==> job 9671 <==
// top
module top(
    input logic         clk,
    input logic         SW,          
    input logic [63:0]  pattern,     
    output logic        _48b         
);
export LEC_CHECK = 0
export ABC_AREA = 1
export CAP_MARGIN = 10
export CELL_PAD_IN_SITES_DETAIL_PLACEMENT = 1
export CORE_ASPECT_RATIO = 1.12
export CORE_MARGIN = 3
export CORE_UTILIZATION = 39
export CTS_CLUSTER_SIZE = 34
export GPL_TIMING_DRIVEN = 1
export MIN_ROUTING_LAYER = met2
export PLACE_DENSITY = 0.72
export SETUP_SLACK_MARGIN = 1.57
export SLEW_MARGIN = 20
export TNS_END_PERCENT = 25
create_clock -name core_clock -period 6.8 [get_ports {clk}]
run.sh (not shown) runs the stock make flow with config.mk's settings and CLKGATE_MAP_FILE=.
==> job 6210 (differences from job 9671) <==
Settings changed: ABC_AREA 1 to not set, CAP_MARGIN 10 to 20, CORE_ASPECT_RATIO 1.12 to 0.56, CORE_MARGIN 3 to 2, CORE_UTILIZATION 39 to 40, CTS_CLUSTER_SIZE 34 to not set, GPL_TIMING_DRIVEN 1 to not set, HOLD_SLACK_MARGIN set to -0.01, MIN_ROUTING_LAYER met2 to not set, PLACE_DENSITY 0.72 to not set, SETUP_SLACK_MARGIN 1.57 to not set, TNS_END_PERCENT 25 to not set.
==> flow/constraint.sdc (replaced) <==
create_clock -name core_clock -period 10.0 [get_ports {clk}]
set_input_delay 2.0000 -clock core_clock [delete_from_list [all_inputs] [get_ports {clk}]]
set_output_delay 2.0000 -clock core_clock [all_outputs]
set_load 0.01 [all_outputs]
==> job 5441 (differences from job 9671) <==
Settings changed: ABC_AREA 1 to 0, CAP_MARGIN 10 to 20, CELL_PAD_IN_SITES_DETAIL_PLACEMENT 1 to not set, CORE_MARGIN 3 to 2, CORE_UTILIZATION 39 to 71, MIN_ROUTING_LAYER met2 to not set, PLACE_DENSITY 0.72 to 0.64, SETUP_SLACK_MARGIN 1.57 to not set, TNS_END_PERCENT 25 to 30.
==> flow/constraint.sdc (replaced) <==
create_clock -name core_clock -period 5.0 [get_ports {clk}]
set_input_delay 1.0000 -clock core_clock [delete_from_list [all_inputs] [get_ports {clk}]]
set_output_delay 1.0000 -clock core_clock [all_outputs]
set_load 0.01 [all_outputs]
==> qor summary <==
                                                                                    job 9671                    job 5441                 job 6210
Run status                                                                    did not finish  complete, but fails checks  complete, no violations
Failing step                                                        global routing (5_1_grt)                           -                        -
Reasons for failing layout checks                                                          -                setup timing                        -
Final min period                                                                           -                    5.006 ns                 6.860 ns
Worst clock skew on the final layout                                                       -                  0.03960 ns               0.02704 ns
Critical Path End                                                                          -                 u3.grid[30]              u3.grid[15]
Cell count listed in synth_stat.txt                                                     7657                        5300                     5300
Crit Reg-Reg Startpoint                                                                    -                 u3.grid[12]             u3.grid[126]
Top routing layer in use                                                                   -                        met5                     met5
Clk_buf instances                                                                          -                          37                       35
Overall die width                                                                   315.3 um                    233.7 um                 436.8 um
Post-DR wirelength/cell                                                                    -                    23.15 um                 25.70 um
Final number of max-transition violations                                                  -                           0                        0
Antenna-violating nets left                                                                -                           0                        0
Count of buffer and inverter cells on the critical path                                    -                           1                        2
Detailed-route via count                                                                   -                       44250                    42840
Standard cell core area                                                          105800 um^2                  58570 um^2              103500 um^2
Worst setup EP type                                                                        -                    register                 register
CTS resizes                                                                               71                          40                        0
TritonCTS clock tree                                                                       -                         yes                      yes
Clock slew seen by the registers of the worst setup and hold paths                         -                     0.07 ns                  0.07 ns
Setup Slack @ Placement                                                            0.8310 ns                  -0.1775 ns                 3.364 ns
Slowest cell on the critical path                                                          -   sky130_fd_sc_hd__edfxtp_1  sky130_fd_sc_hd__and2_1

---

==> inputs of run a <==
==> flow/design.v <==
module controller (
    input logic clk,
    input logic reset,
    output logic load_sreg,
    output logic transmit_pixel,
    output logic [5:0] pixel,
    output logic [4:0] frame
);
    localparam TRANSMIT_FRAME       = 1'b0;
    localparam IDLE                 = 1'b1;
    localparam [2:0] READ_CH_VALS   = 3'b001;
    localparam [2:0] LOAD_SREG      = 3'b010;
    localparam [2:0] TRANSMIT_PIXEL = 3'b100;
    localparam [8:0] TRANSMIT_CYCLES    = 9'd360;        
    localparam [22:0] IDLE_CYCLES       = 23'd2400;
    logic state;
    logic next_state;
    logic [2:0] transmit_phase;
    logic [2:0] next_transmit_phase;
    logic [5:0] pixel_counter;
    logic [4:0] frame_counter;
    logic [8:0] transmit_counter;
    logic [22:0] idle_counter;
    logic transmit_pixel_done;
    logic idle_done;
    assign transmit_pixel_done = (transmit_counter == TRANSMIT_CYCLES - 1);
    assign idle_done = (idle_counter == IDLE_CYCLES - 1);
    always_ff @(posedge clk) begin
        if (reset) begin
            state <= TRANSMIT_FRAME;
            transmit_phase <= READ_CH_VALS;
        end
        else begin
            state <= next_state;
            transmit_phase <= next_transmit_phase;
        end
    end
    always_comb begin
        next_state = state;
        case (state)
            TRANSMIT_FRAME:
                if ((pixel_counter == 6'd63) && (transmit_pixel_done))
                    next_state = IDLE;
                else
                    next_state = TRANSMIT_FRAME;
            IDLE:
                if (idle_done)
                    next_state = TRANSMIT_FRAME;
                else
                    next_state = IDLE;
        endcase
    end
    always_comb begin
        next_transmit_phase = READ_CH_VALS;
        if (state == TRANSMIT_FRAME) begin
            case (transmit_phase)
                READ_CH_VALS:
                    next_transmit_phase = LOAD_SREG;
                LOAD_SREG:
                    next_transmit_phase = TRANSMIT_PIXEL;
                TRANSMIT_PIXEL:
                    next_transmit_phase = transmit_pixel_done ? READ_CH_VALS : TRANSMIT_PIXEL;
                default: ;
            endcase
        end
    end
    always_ff @(posedge clk) begin
        if (reset) begin
            pixel_counter <= 6'd0;
        end
        else if ((state == TRANSMIT_FRAME) && transmit_pixel_done) begin
            pixel_counter <= pixel_counter + 1;
        end
    end
    always_ff @(posedge clk) begin
        if (reset) begin
            frame_counter <= 5'd0;
        end
        else if (idle_done) begin
            frame_counter <= frame_counter + 1;
        end
    end
    always_ff @(posedge clk) begin
        if (reset) begin
            transmit_counter <= 9'd0;
        end
        else if (transmit_phase == TRANSMIT_PIXEL) begin
            transmit_counter <= transmit_counter + 1;
        end
        else begin
            transmit_counter <= 9'd0;
        end
    end
    always_ff @(posedge clk) begin
        if (reset) begin
            idle_counter <= 23'd0;
        end
        else if (state == IDLE) begin
            idle_counter <= idle_counter + 1;
        end
        else begin
            idle_counter <= 23'd0;
        end
    end
    assign pixel = pixel_counter;
    assign frame = frame_counter;
    assign load_sreg = (transmit_phase == LOAD_SREG);
    assign transmit_pixel = (transmit_phase == TRANSMIT_PIXEL);
endmodule
module ws2812b(
    input logic clk,
    input logic reset,
    input logic serial_in,
    input logic transmit,
    output logic ws2812b_out,
    output logic shift
);
    localparam IDLE = 1'b0;
    localparam TRANSMITTING = 1'b1;
    localparam T0_CYCLE_COUNT = 4'd5;
    localparam T1_CYCLE_COUNT = 4'd10;
    localparam MAX_CYCLE_COUNT = 4'd15;
    logic state;
    logic [3:0] cycle_count;
    logic bit_being_sent;
    always_ff @(posedge clk) begin
        if (reset) begin
            state <= IDLE;
            cycle_count <= 4'd0;
            bit_being_sent <= 1'b0;
        end
        else begin
            case (state)
                IDLE:
                    if (transmit == 1'b1) begin
                        state <= TRANSMITTING;
                        cycle_count <= 4'd0;
                        bit_being_sent <= serial_in;
                    end
                TRANSMITTING:
                    if (transmit == 1'b0) begin
                        state <= IDLE;
                    end
                    else if (cycle_count == MAX_CYCLE_COUNT - 1) begin
                        cycle_count <= 4'd0;
                        bit_being_sent <= serial_in;
                    end
                    else begin
                        cycle_count <= cycle_count + 1;
                    end
                default:
                    state <= IDLE;
            endcase
        end
    end
    always_comb begin
        if (state == TRANSMITTING)
            if (bit_being_sent == 1'b0)
                ws2812b_out = (cycle_count < T0_CYCLE_COUNT);
            else
                ws2812b_out = (cycle_count < T1_CYCLE_COUNT);
        else
            ws2812b_out = 1'b0;
    end
    assign shift = (state == TRANSMITTING) && (cycle_count == 4'd0);
endmodule
module rules (
    input logic clk,
    input logic reset,
    input logic step,            
    input logic [127:0] initial_pattern,
    output logic [127:0] grid    
);
    logic [127:0] next_grid;
    always_ff @(posedge clk) begin
        if (reset) begin
            grid <= initial_pattern;
        end
        else if (step) begin
            grid <= next_grid;
        end
    end
    function automatic int neighbors(input int row, input int col, input logic [127:0] g);
        int living;
        int r, c, nr, nc, idx;
        living = 0;
            for (nr = -1; nr <= 1; nr++) begin  
                for (nc = -1; nc <= 1; nc++) begin  
                    if (!(nr == 0 && nc == 0)) begin  
                        r = (row + nr + 8) % 8;  
                        c = (col + nc + 8) % 8;  
                        idx = r * 8 + c;  
                        if (g[2*idx +: 2] == 2'b11) living++;  
                    end
                end
            end
        neighbors =  living;  
    endfunction
generate;
    genvar ir, ic;
    for (ir=0; ir<8; ir++) begin  
        for (ic=0; ic<8; ic++) begin  
            localparam int index = ir * 8 + ic;  
            int living_neighbors;
            always_comb begin
                living_neighbors = neighbors(ir, ic, grid); 
                if (grid[2*index +: 2] == 2'b11) begin  
                    if (living_neighbors == 2 || living_neighbors==3) begin
                        next_grid[2*index +: 2] = 2'b11;
                    end
                    else begin
                        next_grid[2*index +: 2] = 2'b01;
                    end
                end
                else if (grid[2*index +: 2] == 2'b01) begin  
                    if (living_neighbors == 3) begin
                        next_grid[2*index +: 2] = 2'b11;
                    end
                    else begin
                        next_grid[2*index +: 2] = 2'b10;
                    end
                end
                else if (grid[2*index +: 2] == 2'b10) begin  
                    if (living_neighbors == 3) begin
                        next_grid[2*index +: 2] = 2'b11;
                    end
                    else begin
                        next_grid[2*index +: 2] = 2'b00;
                    end
                end
                else  begin  
                    if (living_neighbors == 3) begin
                        next_grid[2*index +: 2] = 2'b11;
                    end
                    else begin
                        next_grid[2*index +: 2] = 2'b00;
                    end
                end
            end
        end
    end
endgenerate
endmodule
module top(
    input logic         clk,
    input logic         SW,          
    input logic [63:0]  pattern,     
    output logic        _48b         
);
    logic [127:0] grid;
    logic [127:0] initial_pattern;
    logic step_game;
    logic reset;
    logic [23:0] shift_reg;
    logic shift;
    logic ws2812b_out;
    logic [5:0] pixel;
    logic load_sreg;
    logic transmit_pixel;
    logic [4:0] frame;
    logic [4:0] last_frame;
    localparam [23:0] OFF     = 24'h000000;
    localparam [23:0] RED     = 24'h00FF00;
    localparam [23:0] GREEN   = 24'hFF0000;
    localparam [23:0] BLUE    = 24'h0000FF;
    genvar gi;
    generate
        for (gi = 0; gi < 64; gi++) begin : g_init
            assign initial_pattern[2*gi +: 2] = pattern[gi] ? 2'b11 : 2'b00;
        end
    endgenerate
    assign reset = ~SW;
    rules u3 (
        .clk(clk),
        .reset(reset),
        .step(step_game),
        .initial_pattern(initial_pattern),
        .grid(grid)  
    );
    ws2812b u4 (
        .clk            (clk),
        .reset          (reset),
        .serial_in      (shift_reg[23]),
        .transmit       (transmit_pixel),
        .ws2812b_out    (ws2812b_out),
        .shift          (shift)
    );
    controller u5 (
        .clk            (clk),
        .reset          (reset),
        .load_sreg      (load_sreg),
        .transmit_pixel (transmit_pixel),
        .pixel          (pixel),
        .frame          (frame)
    );
    always_ff @(posedge clk) begin
        if (reset)
            last_frame <= 5'd0;
        else
            last_frame <= frame;
    end
    assign step_game = (frame != last_frame);  
    always_ff @(posedge clk) begin
        if (reset) begin
            shift_reg <= OFF;
        end
        else if (load_sreg) begin
            if (grid[2*pixel +: 2] == 2'b11) begin  
                shift_reg <= GREEN;
            end
            else if (grid[2*pixel +: 2] == 2'b01) begin  
                shift_reg <= BLUE;
            end
            else if (grid[2*pixel +: 2] == 2'b10) begin  
                shift_reg <= RED;
            end
            else begin  
                shift_reg <= OFF;
            end
        end
        else if (shift) begin
            shift_reg <= { shift_reg[22:0], 1'b0 };
        end
    end
    assign _48b = ws2812b_out;
endmodule
==> flow/run.sh <==
#!/bin/bash
# the make line also repeats each setting of config.mk as NAME=value (left out here)
make -C /OpenROAD-flow-scripts/flow DESIGN_CONFIG=/design/flow/config.mk WORK_HOME=/design/flow/orfs CLKGATE_MAP_FILE= finish
==> flow/config.mk <==
export PLATFORM = sky130hd
export DESIGN_NAME = top
export DESIGN_NICKNAME = top
export VERILOG_FILES = /design/flow/design.v
export SDC_FILE = /design/flow/constraint.sdc
export NUM_CORES = 4
export LEC_CHECK = 0
export ABC_AREA = 1
export CAP_MARGIN = 5
export CELL_PAD_IN_SITES_DETAIL_PLACEMENT = 1
export CELL_PAD_IN_SITES_GLOBAL_PLACEMENT = 1
export CORE_ASPECT_RATIO = 0.88
export CORE_MARGIN = 2
export CORE_UTILIZATION = 40
export CTS_CLUSTER_DIAMETER = 129
export CTS_CLUSTER_SIZE = 24
export GPL_TIMING_DRIVEN = 0
export HOLD_SLACK_MARGIN = -0.01
export MAX_ROUTING_LAYER = met5
export SLEW_MARGIN = 20
export TNS_END_PERCENT = 55
==> flow/constraint.sdc <==
create_clock -name core_clock -period 10.0 [get_ports {clk}]
set_input_delay 2.0000 -clock core_clock [delete_from_list [all_inputs] [get_ports {clk}]]
set_output_delay 2.0000 -clock core_clock [all_outputs]
set_load 0.01 [all_outputs]
==> inputs of run b, as changes to run a <==
Settings changed: CAP_MARGIN 5 to 20, CELL_PAD_IN_SITES_DETAIL_PLACEMENT 1 to not set, CELL_PAD_IN_SITES_GLOBAL_PLACEMENT 1 to not set, CORE_ASPECT_RATIO 0.88 to not set, CORE_UTILIZATION 40 to 70, CTS_CLUSTER_DIAMETER 129 to not set, CTS_CLUSTER_SIZE 24 to 15, GPL_TIMING_DRIVEN 0 to not set, HOLD_SLACK_MARGIN -0.01 to not set, MAX_ROUTING_LAYER met5 to not set, SETUP_SLACK_MARGIN set to -0.32, TNS_END_PERCENT 55 to not set.
==> flow/constraint.sdc (replaced) <==
create_clock -name core_clock -period 5.36 [get_ports {clk}]
set_input_delay 1.0720 -clock core_clock [delete_from_list [all_inputs] [get_ports {clk}]]
set_output_delay 1.0720 -clock core_clock [all_outputs]
set_load 0.01 [all_outputs]
==> impl_metrics.py <==
# Synthesis and PnR figures
metrics = {
    "outcome": {
        "status": "complete, no violations",
    },
    "floorplanning": {
        "nWellTaps": 1356,
    },
    "final_layout": {
        "mi_logic_area_sq_um": 30800,
        "clkbuf_count": 20,
    },
    "setup_path": {
        "rrSetupSlack_ns": 3.43,
        "startpoint": "u3.grid[60]$_DFFE_PP_",
        "path_buffers": 5,
    },
    "route": {
        "post_drt_wl_per_cell_um": 19.8,
    },
}
(the above is from run a)
==> impl_metrics.py <==
# Synthesis and PnR figures
metrics = {
    "final_layout": {
        "mi_logic_area_sq_um": 30800,
        "clkbuf_count": 40,
    },
    "outcome": {
        "status": "complete, no violations",
    },
    "setup_path": {
        "rrSetupSlack_ns": 0.28,
        "required_ns": 5.79,
        "cp_top_family": "simple AND/OR/NAND/NOR gates",
        "slowest_delay_ns": 0.41,
        "startpoint": "u3.grid[26]$_DFFE_PP_",
    },
    "final_timing": {
        "finalSetupViolCount": 0,
        "tns_ns": 0,
    },
    "route": {
        "post_drt_wl_per_cell_um": 14.7,
    },
    "synthesis": {
        "edf_count": 128,
        "async_flop_share": 0,
    },
    "floorplanning": {
        "nWellTaps": 773,
    },
    "placement": {
        "dp_cells": 8383,
    },
}
(the above is from run b)
